==> 05-03: inputs <==
==> flow/design.v <==
`timescale 1ns / 1ps
module SelectionOfAvatar(
	input [1:0] mode,
	input [5:0] userID,
	input [1:0] candidate,  
	input CLK,
	input rst,  
	output reg [1:0] ballotBoxId,
	output reg [5:0] numberOfRegisteredVoters,
	output reg [5:0] numberOfVotesWinner,  
	output reg [1:0] WinnerId,
	output reg AlreadyRegistered,
	output reg AlreadyVoted,
	output reg NotRegistered,
	output reg VotingHasNotStarted,
	output reg RegistrationHasEnded
	);
    reg [5:0] registered [0:63];
    reg [5:0] voted [0:63];
    integer i, clock, registeredNum, votedNum;
    integer airV, fireV, waterV, earthV;
	always @(posedge CLK)
	begin
	if (rst) begin
        clock = 0;
		registeredNum = 0;
		votedNum = 0;
		airV = 0;
		fireV = 0;
		waterV = 0;
		earthV = 0;
		for(i=0; i<64; i = i+1) begin
            registered[i]=6'b000000;
            voted[i]=6'b000000;
        end
        ballotBoxId =0;
        numberOfRegisteredVoters=0;
        numberOfVotesWinner=0;
        WinnerId=0;
        AlreadyRegistered=0;
        AlreadyVoted=0;
        NotRegistered=0;
        VotingHasNotStarted=0;
        RegistrationHasEnded=0;
	end
	else begin
		clock=clock+1;
        ballotBoxId =0;
        numberOfRegisteredVoters=0;
        numberOfVotesWinner=0;
        WinnerId=0;
        AlreadyRegistered=0;
        AlreadyVoted=0;
        NotRegistered=0;
        VotingHasNotStarted=0;
        RegistrationHasEnded=0;
        if(clock<=100) begin
            ballotBoxId=userID[5:4];
            if(mode==1) begin
                VotingHasNotStarted=1;
            end
            if(mode==0) begin
                if(registered[userID]==0) begin
                    registered[userID]=1;
                    ballotBoxId=userID[5:4];
                    registeredNum=registeredNum+1;
                end
                else begin 
                    AlreadyRegistered=1;
                    ballotBoxId=userID[5:4];
                end
            end
            numberOfRegisteredVoters=registeredNum;
        end
        else if(clock<=200) begin
            ballotBoxId=userID[5:4];
            numberOfRegisteredVoters=registeredNum;
            if(mode==0) begin
                RegistrationHasEnded=1;
            end
            if(mode==1) begin
                if(registered[userID]==1) begin
                    if(voted[userID]==0)begin
                        voted[userID]=1;
                        if(candidate==0)begin
                            airV=airV+1;
                        end
                        if(candidate==1)begin
                            fireV=fireV+1;
                        end
                        if(candidate==2)begin
                            waterV=waterV+1;
                        end
                        if(candidate==3)begin
                            earthV=earthV+1;
                        end
                    end 
                    else begin
                        AlreadyVoted=1;
                    end   
                end
                else begin
                    NotRegistered=1;
                end
            end    
        end
        else if(clock>200) begin
            numberOfRegisteredVoters=registeredNum;
            numberOfVotesWinner=airV;
            WinnerId=2'b0;
            if (fireV > numberOfVotesWinner) begin
				numberOfVotesWinner = fireV;
				WinnerId = 2'b01;
			end
			if (waterV > numberOfVotesWinner) begin
				numberOfVotesWinner = waterV;
				WinnerId = 2'b10;
			end
			if (earthV> numberOfVotesWinner) begin
				numberOfVotesWinner = earthV;
				WinnerId = 2'b11;
			end
        end
	end
	end
endmodule
==> flow/run.sh <==
#!/bin/bash
# the make line also repeats each setting of config.mk as NAME=value (left out here)
make -C /OpenROAD-flow-scripts/flow DESIGN_CONFIG=/design/flow/config.mk WORK_HOME=/design/flow/orfs CLKGATE_MAP_FILE= finish
==> flow/config.mk <==
export PLATFORM = sky130hd
export DESIGN_NAME = SelectionOfAvatar
export DESIGN_NICKNAME = SelectionOfAvatar
export VERILOG_FILES = /design/flow/design.v
export SDC_FILE = /design/flow/constraint.sdc
export NUM_CORES = 4
export LEC_CHECK = 0
export CAP_MARGIN = 20
export CORE_MARGIN = 2
export CORE_UTILIZATION = 68
export CTS_CLUSTER_DIAMETER = 360
export SETUP_SLACK_MARGIN = -0.39
export SLEW_MARGIN = 20
==> flow/constraint.sdc <==
create_clock -name core_clock -period 4.77 [get_ports {CLK}]
set_input_delay 0.9540 -clock core_clock [delete_from_list [all_inputs] [get_ports {CLK}]]
set_output_delay 0.9540 -clock core_clock [all_outputs]
set_load 0.01 [all_outputs]
==> 09-19 (differences from 05-03) <==
Settings changed: ABC_AREA set to 1, CORE_UTILIZATION 68 to 66, CTS_CLUSTER_DIAMETER 360 to unset, SETUP_SLACK_MARGIN -0.39 to unset.
==> flow/constraint.sdc (replaced) <==
create_clock -name core_clock -period 4.74 [get_ports {CLK}]
set_input_delay 0.9480 -clock core_clock [delete_from_list [all_inputs] [get_ports {CLK}]]
set_output_delay 0.9480 -clock core_clock [all_outputs]
set_load 0.01 [all_outputs]
==> comparison table <==
Most frequent cell after synthesis: 05-03 sky130_fd_sc_hd__dfxtp_1; 09-19 sky130_fd_sc_hd__nand2_1
Beginning of the worst hold path: 05-03 voted[25][0]$_SDFFE_PP0P_; 09-19 registered[22][0]$_SDFFE_PP0P_
Routed wl met3: 05-03 2.84 mm; 09-19 2.70 mm
Detail Placement HPWL: 05-03 26.8 mm; 09-19 27.6 mm
Power density over the cells: 05-03 309 nW/um^2; 09-19 302 nW/um^2
Final Critical Period: 05-03 4.94 ns; 09-19 4.48 ns
Clk_buf instances: 05-03 39; 09-19 47
GRT Util Overall: 05-03 33.8%; 09-19 31.9%
Net switching fraction of the power: 05-03 22.4%; 09-19 22.0%
Number of non-clock inverters in the layout: 05-03 60; 09-19 222
Total wirelength of the detailed-routed design: 05-03 40.2 mm; 09-19 40.2 mm
Via count of the first global-routing pass: 05-03 13400; 09-19 14000
Detailed route wirelength on metal2: 05-03 18.7 mm; 09-19 18.6 mm
Count of final setup violators: 05-03 7; 09-19 0
LEAKAGE: 05-03 6.16 nW; 09-19 6.81 nW
Status: 05-03 failed layout checks; 09-19 no timing/DRC/antenna violations
Violated checks: 05-03 negative setup slack; 09-19 -
Post-synth mux share: 05-03 4.66%; 09-19 0%
Placer's final routability congestion estimate: 05-03 0.928; 09-19 0.939
Fraction of standard cell area in multi-input logic: 05-03 48.4%; 09-19 49.8%
Critical path data required time: 05-03 5.24 ns; 09-19 5.17 ns
Chip area: 05-03 23200 sq um; 09-19 25100 sq um
Power is estimated from default activity; no workload was simulated.
